== run A ==
Design CORDIC_Top, start of the top module:
module CORDIC_Top (
    input clk,
    input [31:0] target,
	 output [31:0] cos_x
);
	wire sign_intermediate[0:6];
	wire USE_SIN_intermediate[0:6];
	wire [32:0] angle_intermediate[0:6];
	wire [32:0] x_intermediate[0:6];
	wire [32:0] y_intermediate[0:6];
	wire [32:0] target_intermediate[0:6];
	wire [32:0] arctan[0:13];
	wire [7:0] ite[0:6];
	wire [32:0] x_init = 33'b01;
	wire [32:0] y_init = 33'b001;
	assign arctan[0]  = 33'b000011111010110110111011000000000;
	assign arctan[1]  = 33'b000001111111010101101110101010000;
	assign arctan[2]  = 33'b000000111111111010101011011110000;
	assign arctan[3]  = 33'b000000011111111111010101010111000;
	assign arctan[4]  = 33'b000000001111111111111010101010110;
	assign arctan[5]  = 33'b000000000111111111111111010101011;
	assign arctan[6]  = 33'b000000000011111111111111111010110;
	assign arctan[7]  = 33'b000000000001111111111111111111011;
	assign arctan[8]  = 33'b000000000000111111111111111111111;
	assign arctan[9]  = 33'b000000000000100000000000000000000;
	assign arctan[10] = 33'b000000000000010000000000000000000;
	assign arctan[11] = 33'b000000000000001000000000000000000;
	assign arctan[12] = 33'b000000000000000100000000000000000;
	assign arctan[13] = 33'b000000000000000010000000000000000;
	assign ite[0]  = 8'b00100011;
	assign ite[1]  = 8'b01000101;
	assign ite[2]  = 8'b01100111;
	assign ite[3]  = 8'b10001001;
	assign ite[4]  = 8'b10101011;
	assign ite[5]  = 8'b11001101;
	assign ite[6]  = 8'b11101111;
	reg init_sign;
	reg USE_SIN;
	wire [32:0] init_angle = 33'b000111011010110001100111000000000;
	reg [32:0] ext_target;
	reg [32:0] fin_target;
	always @* begin
		ext_target = { 1'b0 , target};
		USE_SIN = 0;
		if (ext_target > init_angle) begin
			if (ext_target > 33'b00111) begin
  ...
==> flow/config.mk <==
export PLATFORM = sky130hd
export DESIGN_NAME = CORDIC_Top
export DESIGN_NICKNAME = CORDIC_Top
export VERILOG_FILES = /design/flow/design.v
export SDC_FILE = /design/flow/constraint.sdc
export NUM_CORES = 4
export LEC_CHECK = 0
export CAP_MARGIN = 20
export CORE_MARGIN = 2
export CORE_UTILIZATION = 72
export PLACE_DENSITY = 0.67
export SETUP_SLACK_MARGIN = 1.41
export SLEW_MARGIN = 20
export TNS_END_PERCENT = 5
==> flow/constraint.sdc <==
create_clock -name core_clock -period 9.45 [get_ports {clk}]
set_input_delay 1.8900 -clock core_clock [delete_from_list [all_inputs] [get_ports {clk}]]
set_output_delay 1.8900 -clock core_clock [all_outputs]
set_load 0.01 [all_outputs]
run.sh (not shown) runs the stock make flow with config.mk's settings and CLKGATE_MAP_FILE=.
Run A finished all stages; the layout is clean.
Changes in run B relative to run A:
- TNS_END_PERCENT: 5 -> unset
- SETUP_SLACK_MARGIN: 1.41 -> unset
- CORE_UTILIZATION: 72 -> 40
- PLACE_DENSITY: 0.67 -> unset
- the clock period (ns, I/O delays scaled along): 9.45 -> 5.56
Notes after the runs:
Of the two candidates, run A has the worse minimum hold slack and run B the better one. met1 layer usage reported by global route was higher in run A than in run B. The cell type of the slowest stage on the worst timing path comes out sky130_fd_sc_hd__dfxtp_4 in one run and sky130_fd_sc_hd__fa_1 in the other, namely in run B and run A respectively. To summarise run B: no stage aborted, but the layout did not pass its checks, failing on setup timing. Post-synthesis chip area from yosys delta (run B -> run A): insignificant. The startpoint of the worst setup timing path comes out stage7.y_q[8] in one run and stage3.sign_q in the other, namely in run A and run B respectively. Of run B and run A, run A shows the higher total track usage, with run B below it.
Changes in run C relative to run B:
- the clock period (ns, I/O delays scaled along) now 9.79, was 5.56
==> comparison <==
Run C: flow completed, timing, DRC and antenna clean. | wire length on met2 | higher: run B |. Run B ended up with sky130_fd_sc_hd__dfxtp_4 as its master of the slowest instance on the critical path; run C ended up with sky130_fd_sc_hd__fa_1. Measured against run B, the routed wire length of run C comes out at 0.823 times the reference value. Against run B, run C comes in 4.8 points higher on sequential share of layout area.
#### Input delta (run D over run C)
- CORE_UTILIZATION changed from 40 to 72
- PLACE_DENSITY newly set to 0.67
- the clock period (ns, I/O delays scaled along) changed from 9.79 to 9.45
Results
Share of cell area taken by flip-flops and latches was lower in the run labelled run C.
Delta (run D minus run C): wire length per cell shows an increase of 11%; met1 layer wirelength in the final routing shows a reduction of about 9%; via density per instance shows an increase of about 16%; layout-stage area growth over the synthesis result shows a reduction of 1.2 points; finished layout cell area shows a reduction of about 1%.
Non-clock buffer count (lower): run C
[inputs] run E vs run D
- PLACE_DENSITY: 0.67 -> unset
- PLACE_DENSITY_LB_ADDON: unset -> 0.01
- the clock period (ns, I/O delays scaled along): 9.45 -> 8.98
--- outcome ---
- Layout checks on run E: not met. Flow itself completed; violations: setup timing.
- Between run D and run E, signed area change from the synthesized netlist to the final layout is lower for run D, run E comes in above that.
- | number of vias after detailed routing | run E vs run D | worse |
- Run D → run E: total detailed-routing wirelength rose by 3900 um; fraction of met3 tracks used by global routing climbed 0.26 points.
- Run E vs run D: count of buffering cells on the critical path with inverters included up

* * *

== try-lagoon ==
The RTL this note starts from:
==> flow/design.v <==
module CORDIC_Stage (
	input clk,
	input rst,
	input sign_in,
	input USE_SIN_in,
	input [7:0] ite,
	input [32:0] arctan_in_1,
	input [32:0] arctan_in_2,
	input [32:0] target_in,
	input [32:0] curr_angle_in,
	input [32:0] x_in,
	input [32:0] y_in,
	output sign_out,
	output USE_SIN_out,
	output [32:0] curr_angle_out,
	output [32:0] x_out,
	output [32:0] y_out,
	output [32:0] target_out
	);
	reg sign;
	reg [32:0] x[0:1];
	reg [32:0] y[0:1];
	reg [32:0] y_tmp[0:3];
	reg [32:0] x_tmp[0:3];
	reg [3:0] count[0:1];
	reg [32:0] current_angle[0:1];
	reg [32:0] atan[0:1];
	reg [32:0] target_q;
	reg USE_SIN_q;
	reg sign_q;
	reg [32:0] x_q;
	reg [32:0] y_q;
	reg [32:0] current_angle_q;
	always @(posedge clk) begin
			sign = sign_in;
			target_q <= target_in;
			USE_SIN_q <= USE_SIN_in;
			count[0] = ite[7:4];
			y_tmp[0] = sign ? y_in : ~y_in+1;
			y_tmp[1] = {y_tmp[0][32], y_tmp[0][31:0]>>count[0]};
			x_tmp[0] = sign ? x_in : ~x_in+1;
			x_tmp[1] = {x_tmp[0][32], x_tmp[0][31:0]>>count[0]};
			x[0] = x_in + y_tmp[1];
			y[0] = x_tmp[1] + y_in;
			atan[0] = sign ? arctan_in_1 : ~arctan_in_1+1;
			current_angle[0] = curr_angle_in + atan[0];
			if (current_angle[0] > target_in) begin
				sign = 1'b0;
			end
			else begin
				sign = 1'b1;
			end
			count[1] = ite[3:0];
			y_tmp[2] = sign ? y[0] : ~y[0]+1;
			y_tmp[3] = {y_tmp[2][32], y_tmp[2][31:0]>>count[1]};
			x_tmp[2] = sign ? x[0] : ~x[0]+1;
			x_tmp[3] = {x_tmp[2][32], x_tmp[2][31:0]>>count[1]};
			x[1] = x[0] + y_tmp[3];
			y[1] = x_tmp[3] + y[0];
			atan[1] = sign ? arctan_in_2 : ~arctan_in_2+1;
			current_angle[1] = current_angle[0] + atan[1];
			if (current_angle[1] > target_in) begin
				sign = 1'b0;
			end
			else begin
				sign = 1'b1;
			end
			sign_q <= sign;
			x_q <= x[1];
			y_q <= y[1];
			current_angle_q <= current_angle[1];
	end
	assign sign_out = sign_q;
	assign curr_angle_out = current_angle_q;
	assign x_out = x_q;
	assign y_out = y_q;
	assign USE_SIN_out = USE_SIN_q;
	assign target_out = target_q;
endmodule
module CORDIC_Top (
    input clk,
    input [31:0] target,
	 output [31:0] cos_x
);
	wire sign_intermediate[0:6];
	wire USE_SIN_intermediate[0:6];
	wire [32:0] angle_intermediate[0:6];
	wire [32:0] x_intermediate[0:6];
	wire [32:0] y_intermediate[0:6];
	wire [32:0] target_intermediate[0:6];
	wire [32:0] arctan[0:13];
	wire [7:0] ite[0:6];
	wire [32:0] x_init = 33'b01;
	wire [32:0] y_init = 33'b001;
	assign arctan[0]  = 33'b000011111010110110111011000000000;
	assign arctan[1]  = 33'b000001111111010101101110101010000;
	assign arctan[2]  = 33'b000000111111111010101011011110000;
	assign arctan[3]  = 33'b000000011111111111010101010111000;
	assign arctan[4]  = 33'b000000001111111111111010101010110;
	assign arctan[5]  = 33'b000000000111111111111111010101011;
	assign arctan[6]  = 33'b000000000011111111111111111010110;
	assign arctan[7]  = 33'b000000000001111111111111111111011;
	assign arctan[8]  = 33'b000000000000111111111111111111111;
	assign arctan[9]  = 33'b000000000000100000000000000000000;
	assign arctan[10] = 33'b000000000000010000000000000000000;
	assign arctan[11] = 33'b000000000000001000000000000000000;
	assign arctan[12] = 33'b000000000000000100000000000000000;
	assign arctan[13] = 33'b000000000000000010000000000000000;
	assign ite[0]  = 8'b00100011;
	assign ite[1]  = 8'b01000101;
	assign ite[2]  = 8'b01100111;
	assign ite[3]  = 8'b10001001;
	assign ite[4]  = 8'b10101011;
	assign ite[5]  = 8'b11001101;
	assign ite[6]  = 8'b11101111;
	reg init_sign;
	reg USE_SIN;
	wire [32:0] init_angle = 33'b000111011010110001100111000000000;
	reg [32:0] ext_target;
	reg [32:0] fin_target;
	always @* begin
		ext_target = { 1'b0 , target};
		USE_SIN = 0;
		if (ext_target > init_angle) begin
			if (ext_target > 33'b00111) begin
				fin_target = 33'b011001001000011111101101010100010 + (~ext_target + 1);
				init_sign = 1;
				USE_SIN = 1;
			end else begin
				init_sign = 1;
				fin_target = ext_target;
			end
		end
		else begin
			init_sign = 0;
			fin_target = ext_target;
		end
	end
	CORDIC_Stage stage1(
		 .clk(clk),
		 .sign_in(init_sign),
		 .USE_SIN_in(USE_SIN),
		 .ite(ite[0]),
		 .target_in(fin_target),
		 .arctan_in_1(arctan[0]),
		 .arctan_in_2(arctan[1]),
		 .curr_angle_in(init_angle),
		 .x_in(x_init),
		 .y_in(y_init),
		 .sign_out(sign_intermediate[0]),
		 .curr_angle_out(angle_intermediate[0]),
		 .x_out(x_intermediate[0]),
		 .y_out(y_intermediate[0]),
		 .target_out(target_intermediate[0]),
		 .USE_SIN_out(USE_SIN_intermediate[0])
	);
	CORDIC_Stage stage2(
		 .clk(clk),
		 .sign_in(sign_intermediate[0]),
		 .USE_SIN_in(USE_SIN_intermediate[0]),
		 .ite(ite[1]),
		 .target_in(target_intermediate[0]),
		 .arctan_in_1(arctan[2]),
		 .arctan_in_2(arctan[3]),
		 .curr_angle_in(angle_intermediate[0]),
		 .x_in(x_intermediate[0]),
		 .y_in(y_intermediate[0]),
		 .sign_out(sign_intermediate[1]),
		 .curr_angle_out(angle_intermediate[1]),
		 .x_out(x_intermediate[1]),
		 .y_out(y_intermediate[1]),
		 .target_out(target_intermediate[1]),
		 .USE_SIN_out(USE_SIN_intermediate[1])
	);
	CORDIC_Stage stage3(
		 .clk(clk),
		 .sign_in(sign_intermediate[1]),
		 .USE_SIN_in(USE_SIN_intermediate[1]),
		 .ite(ite[2]),
		 .target_in(target_intermediate[1]),
		 .arctan_in_1(arctan[4]),
		 .arctan_in_2(arctan[5]),
		 .curr_angle_in(angle_intermediate[1]),
		 .x_in(x_intermediate[1]),
		 .y_in(y_intermediate[1]),
		 .sign_out(sign_intermediate[2]),
		 .curr_angle_out(angle_intermediate[2]),
		 .x_out(x_intermediate[2]),
		 .y_out(y_intermediate[2]),
		 .target_out(target_intermediate[2]),
		 .USE_SIN_out(USE_SIN_intermediate[2])
	);
	CORDIC_Stage stage4(
		 .clk(clk),
		 .sign_in(sign_intermediate[2]),
		 .USE_SIN_in(USE_SIN_intermediate[2]),
		 .ite(ite[3]),
		 .target_in(target_intermediate[2]),
		 .arctan_in_1(arctan[6]),
		 .arctan_in_2(arctan[7]),
		 .curr_angle_in(angle_intermediate[2]),
		 .x_in(x_intermediate[2]),
		 .y_in(y_intermediate[2]),
		 .sign_out(sign_intermediate[3]),
		 .curr_angle_out(angle_intermediate[3]),
		 .x_out(x_intermediate[3]),
		 .y_out(y_intermediate[3]),
		 .target_out(target_intermediate[3]),
		 .USE_SIN_out(USE_SIN_intermediate[3])
	);
	CORDIC_Stage stage5(
		 .clk(clk),
		 .sign_in(sign_intermediate[3]),
		 .USE_SIN_in(USE_SIN_intermediate[3]),
		 .ite(ite[4]),
		 .target_in(target_intermediate[3]),
		 .arctan_in_1(arctan[8]),
		 .arctan_in_2(arctan[9]),
		 .curr_angle_in(angle_intermediate[3]),
		 .x_in(x_intermediate[3]),
		 .y_in(y_intermediate[3]),
		 .sign_out(sign_intermediate[4]),
		 .curr_angle_out(angle_intermediate[4]),
		 .x_out(x_intermediate[4]),
		 .y_out(y_intermediate[4]),
		 .target_out(target_intermediate[4]),
		 .USE_SIN_out(USE_SIN_intermediate[4])
	);
	CORDIC_Stage stage6(
		 .clk(clk),
		 .sign_in(sign_intermediate[4]),
		 .USE_SIN_in(USE_SIN_intermediate[4]),
		 .ite(ite[5]),
		 .target_in(target_intermediate[4]),
		 .arctan_in_1(arctan[10]),
		 .arctan_in_2(arctan[11]),
		 .curr_angle_in(angle_intermediate[4]),
		 .x_in(x_intermediate[4]),
		 .y_in(y_intermediate[4]),
		 .sign_out(sign_intermediate[5]),
		 .curr_angle_out(angle_intermediate[5]),
		 .x_out(x_intermediate[5]),
		 .y_out(y_intermediate[5]),
		 .target_out(target_intermediate[5]),
		 .USE_SIN_out(USE_SIN_intermediate[5])
	);
	CORDIC_Stage stage7(
		 .clk(clk),
		 .sign_in(sign_intermediate[5]),
		 .USE_SIN_in(USE_SIN_intermediate[5]),
		 .ite(ite[6]),
		 .target_in(target_intermediate[5]),
		 .arctan_in_1(arctan[12]),
		 .arctan_in_2(arctan[13]),
		 .curr_angle_in(angle_intermediate[5]),
		 .x_in(x_intermediate[5]),
		 .y_in(y_intermediate[5]),
		 .sign_out(sign_intermediate[6]),
		 .curr_angle_out(angle_intermediate[6]),
		 .x_out(x_intermediate[6]),
		 .y_out(y_intermediate[6]),
		 .target_out(target_intermediate[6]),
		 .USE_SIN_out(USE_SIN_intermediate[6])
	);
	wire [31:0] K = 32'b01101101111011001010110110001011;
	wire [31:0] done;
	assign done = USE_SIN_intermediate[6] ? y_intermediate[6][31:0] : x_intermediate[6][31:0];
	assign cos_x = done*K;
endmodule
Settings: LEC_CHECK=0, CAP_MARGIN=20, CORE_MARGIN=2, CORE_UTILIZATION=66, CTS_CLUSTER_SIZE=51, SETUP_SLACK_MARGIN=1.73, SLEW_MARGIN=20; clock period 6.73 ns.
5_1_grt: try-lagoon exited with error
Input changes introduced in try-ember (baseline for comparison: try-lagoon):
Settings: CTS_CLUSTER_SIZE removed (was 51); CORE_UTILIZATION changed from 66 to 72; SETUP_SLACK_MARGIN removed (was 1.73); CTS_CLUSTER_DIAMETER newly set to 362; the clock period (ns, I/O delays scaled along) changed from 6.73 to 9.18.
Findings:
Summary of try-lagoon and try-ember: one run falls short of a clean finish, namely try-lagoon. For the final HPWL from detailed placement, try-ember came in about 15% lower than try-lagoon did. Summary of try-ember over try-lagoon: area of the placeable core down 8.6%; standard-cell row count down 5; die size down 0.0078 mm²; number of buffers inserted by post-CTS setup repair down 351. The width of the die reported for try-ember is smaller than that of try-lagoon by 13 µm. Comparing try-lagoon and try-ember, the lower final weighted congestion in routability-driven placement is on try-ember.
--- input diff try-ember..try-raven ---
Settings: PLACE_DENSITY newly set to 0.35; CTS_CLUSTER_DIAMETER removed (was 362); SETUP_SLACK_MARGIN newly set to 2.44; the clock period (ns, I/O delays scaled along) changed from 9.18 to 9.45.
--- outcome ---
The log for try-raven ends in 5_1_grt with error ODB-0269, so the run never completed.
try-ember reached the final stage; the timing, design-rule and antenna checks on its layout passed.
try-raven against try-ember: count of placed standard cells including taps moved down, sequential cell area fraction in the yosys report comparable, cell total in the yosys stat output ~0 delta.
